## nickel
## RNG
module RNG(
    input               CLK,
    input               RST,
    input               RND_IN,
    output reg [7:0]    OUT,
    output reg          WE,
    input               FULL
);
reg [7:0]           RND_DAT;
reg [2:0]           RND_SHIFT;
reg                 RND_CNT;
reg [15:0]          start;
reg                 tog;
reg                 rd;
reg                 rd_ok;
reg                 init;
reg [63:0]          l0_0;
reg [64:0]          l0_1;
reg [65:0]          l0_2;
reg [63:0]          l1_0;
reg [64:0]          l1_1;
reg [65:0]          l1_2;
reg [63:0]          l2_0;
reg [64:0]          l2_1;
reg [65:0]          l2_2;
reg [63:0]          l3_0;
reg [64:0]          l3_1;
reg [65:0]          l3_2;
reg [63:0]          l4_0;
reg [64:0]          l4_1;
reg [65:0]          l4_2;
reg [63:0]          l5_0;
reg [64:0]          l5_1;
reg [65:0]          l5_2;
reg [63:0]          l6_0;
reg [64:0]          l6_1;
reg [65:0]          l6_2;
reg [63:0]          l7_0;
reg [64:0]          l7_1;
reg [65:0]          l7_2;
reg [15:0]          i_cnt;
reg [3:0]           upd;
always @(posedge CLK)
begin
    if (!RST) begin
        rd_ok <= 0;
        i_cnt <= 0;
        init <= 0;
        upd <= 0;
        WE <= 0;
    end else begin
        if (init == 0) begin
            rd_ok <= 0;
            if (i_cnt == 208)
                init = 1;
            else if (rd == 1) begin
                rd_ok <= 1;
                i_cnt <= i_cnt + 1;
                case (i_cnt)
                    0:   l0_0[7:0]   <= RND_DAT;
                    1:   l0_0[15:8]  <= RND_DAT;
                    2:   l0_0[23:16] <= RND_DAT;
                    3:   l0_0[31:24] <= RND_DAT;
                    4:   l0_0[39:32] <= RND_DAT;
                    5:   l0_0[47:40] <= RND_DAT;
                    6:   l0_0[55:48] <= RND_DAT;
                    7:   l0_0[63:56] <= RND_DAT;
                    8:   l0_1[7:0]   <= RND_DAT;
                    9:   l0_1[15:8]  <= RND_DAT;
                    10:  l0_1[23:16] <= RND_DAT;
                    11:  l0_1[31:24] <= RND_DAT;
                    12:  l0_1[39:32] <= RND_DAT;
                    13:  l0_1[47:40] <= RND_DAT;
  ...
Size in the first run: about 6000 cells after synthesis.
make LEC_CHECK=0 CAP_MARGIN=20 CELL_PAD_IN_SITES_DETAIL_PLACEMENT=1 CELL_PAD_IN_SITES_GLOBAL_PLACEMENT=3 CORE_ASPECT_RATIO=0.5 CORE_MARGIN=2 CORE_UTILIZATION=57 CTS_CLUSTER_DIAMETER=332 CTS_CLUSTER_SIZE=90 PLACE_DENSITY=0.35 SLEW_MARGIN=20 finish   # period 5.0 ns
run.sh (not shown) runs the stock make flow with config.mk's settings and CLKGATE_MAP_FILE=.
nickel never completed, since it errored out during 3_1_place_gp_skip_io.
Changes in umber relative to nickel:
- changing CAP_MARGIN from 20 to 10
- removing CELL_PAD_IN_SITES_DETAIL_PLACEMENT (formerly 1)
- removing CELL_PAD_IN_SITES_GLOBAL_PLACEMENT (formerly 3)
- changing CORE_UTILIZATION from 57 to 40
- removing CORE_ASPECT_RATIO (formerly 0.5)
- removing CTS_CLUSTER_DIAMETER (formerly 332)
- changing PLACE_DENSITY from 0.35 to 0.6
- removing CTS_CLUSTER_SIZE (formerly 90)
- changing the clock period (ns, I/O delays scaled along) from 5.0 to 2.16
==> comparison <==
The final report for umber shows a completed flow and a layout that fails verification, specifically setup timing. As far as number of standard cells reported by yosys goes, umber and nickel are indistinguishable; the numbers are identical. Of the two candidates, nickel has the better core box area and umber the worse one. umber vs. nickel: die boundary height now sits higher; die footprint now sits higher.


RNG again, from the RTL that the note above started with.
clock: 1.82 ns
lec_check: 0
cap_margin: 20
core_margin: 2
core_utilization: 67
cts_cluster_diameter: 32
hold_slack_margin: 0.3
place_density: 0.6
setup_slack_margin: -0.14
slew_margin: 20
The first run produced a layout that fails on setup timing.
==> next run, changes <==
Settings changed: CORE_UTILIZATION 67 to 60, CTS_CLUSTER_DIAMETER 32 to not set, HOLD_SLACK_MARGIN 0.3 to not set, SETUP_SLACK_MARGIN -0.14 to not set.
Clock period 1.82 ns to 3.64 ns, I/O delays scaled along.
Effect: This time the run went through all stages and came out clean; setup slack improves by 1.0 ns; total power came out lower by 61%; clock-buffer cell count shrinks by 96; final cell count fell by 5.7%; fmax drops by 24%; via count came out lower by 10%; final area drops by 13%; global-route usage falls by 6.8 points; clock power falls by 69%.
==> next run, changes <==
Settings changed: CORE_UTILIZATION 60 to 40, SETUP_SLACK_MARGIN set to 1.05.
What happened: Maximum frequency grows by a quarter to a third. Non-clock buffer count rises by 87. Area after synthesis does not change. Utilization decreases by 21 points. Routed wire length went up slightly. Count of clock-buffer cells in the layout grows by 5.
Power figures rest on the tool's default switching activity, not on a simulated workload.
